==> inputs of garnet <==
// mips_cpu
module mips_cpu
  (
    input clk,
    input rst,
    output [31:0] imem_addr,
    input [31:0] imem_data,
    output [31:0] dmem_addr,
    output [31:0] dmem_wdata,
    output dmem_we,
    output dmem_re,
    input [31:0] dmem_rdata
  );
Settings: LEC_CHECK=0, CAP_MARGIN=20, CORE_MARGIN=2, CORE_UTILIZATION=72, CTS_CLUSTER_DIAMETER=364, CTS_CLUSTER_SIZE=31, SLEW_MARGIN=20; clock period 4.35 ns.
run.sh (not shown) runs the stock make flow with config.mk's settings and CLKGATE_MAP_FILE=.
==> tundra: changes against garnet <==
==> flow/config.mk (replaced) <==
export PLATFORM = sky130hd
export DESIGN_NAME = mips_cpu
export DESIGN_NICKNAME = mips_cpu
export VERILOG_FILES = /design/flow/design.v
export SDC_FILE = /design/flow/constraint.sdc
export NUM_CORES = 4
export LEC_CHECK = 0
export ABC_AREA = 0
export CAP_MARGIN = 20
export CELL_PAD_IN_SITES_DETAIL_PLACEMENT = 1
export CELL_PAD_IN_SITES_GLOBAL_PLACEMENT = 2
export CORE_MARGIN = 2
export CORE_UTILIZATION = 71
export HOLD_SLACK_MARGIN = 0.04
export MAX_ROUTING_LAYER = met4
export MIN_ROUTING_LAYER = met2
export PLACE_DENSITY_LB_ADDON = 0.07
export SLEW_MARGIN = 20
==> flow/constraint.sdc (replaced) <==
create_clock -name core_clock -period 9.99 [get_ports {clk}]
set_input_delay 1.9980 -clock core_clock [delete_from_list [all_inputs] [get_ports {clk}]]
set_output_delay 1.9980 -clock core_clock [all_outputs]
set_load 0.01 [all_outputs]
==> amber: changes against garnet <==
==> flow/config.mk (replaced) <==
export PLATFORM = sky130hd
export DESIGN_NAME = mips_cpu
export DESIGN_NICKNAME = mips_cpu
export VERILOG_FILES = /design/flow/design.v
export SDC_FILE = /design/flow/constraint.sdc
export NUM_CORES = 4
export LEC_CHECK = 0
export ABC_AREA = 0
export CAP_MARGIN = 35
export CELL_PAD_IN_SITES_DETAIL_PLACEMENT = 1
export CELL_PAD_IN_SITES_GLOBAL_PLACEMENT = 1
export CORE_MARGIN = 2
export CORE_UTILIZATION = 41
export MAX_ROUTING_LAYER = met4
export MIN_ROUTING_LAYER = met2
export PLACE_DENSITY_LB_ADDON = 0.03
export SLEW_MARGIN = 20
export TNS_END_PERCENT = 55
==> flow/constraint.sdc (replaced) <==
create_clock -name core_clock -period 12.1 [get_ports {clk}]
set_input_delay 2.4200 -clock core_clock [delete_from_list [all_inputs] [get_ports {clk}]]
set_output_delay 2.4200 -clock core_clock [all_outputs]
set_load 0.01 [all_outputs]
==> yarrow: changes against garnet <==
--- a/flow/config.mk
+++ b/flow/config.mk
@@ -8,6 +8,6 @@
 export CAP_MARGIN = 20
 export CORE_MARGIN = 2
 export CORE_UTILIZATION = 72
-export CTS_CLUSTER_DIAMETER = 364
-export CTS_CLUSTER_SIZE = 31
+export CTS_CLUSTER_SIZE = 48
+export PLACE_DENSITY_LB_ADDON = 0.0
 export SLEW_MARGIN = 20
==> results_slide.txt <==
Run Summary

Outcome
  • Status: aborted with a tool error
  • Failing step: global placement without I/O
  • First error: [ERROR FLW-0024] Place density exceeds 1.0 (current PLACE_DENSITY_LB_ADDON =  0.07). Please check if the value of  PLACE_DENSITY_LB_ADDON is between 0 and 0.99.

Floorplan
  • Init Core Util: 0.718
  • FP Rows: 120
  • Die Wd: 334 um
  • Core area: 107000 um2
  • DIE AREA: 111000 um2
-- figures above: tundra

==> results_slide.txt <==
Run Summary

Outcome
  • First error: [ERROR GRT-0232] Routing congestion too high. Check the congestion heatmap in the GUI.
  • Failing step: global routing
  • Status: aborted with a tool error

Floorplan
  • Core area: roughly 110000 um2
  • DIE AREA: about 110000 um2
  • Die Wd: 331 um
  • FP Rows: 120
-- figures above: garnet

==> results_slide.txt <==
Run Summary

Floorplan
  • Die Wd: around 330 um
  • FP Rows: 120
  • Init Core Util: 0.724

Outcome
  • Status: aborted with a tool error
  • First error: [ERROR GRT-0232] Routing congestion too high. Check the congestion heatmap in the GUI.
  • Failing step: global routing
-- figures above: yarrow

==> results_slide.txt <==
Run Summary

Outcome
  • Failing step: global routing
  • First error: [ERROR GRT-0116] Global routing finished with congestion. Check the congestion regions in the DRC Viewer.
  • Status: aborted with a tool error

Floorplan
  • FP Rows: 159
  • Die Wd: 438 um
  • Init Core Util: 0.412
  • DIE AREA: 192000 um2
-- figures above: amber

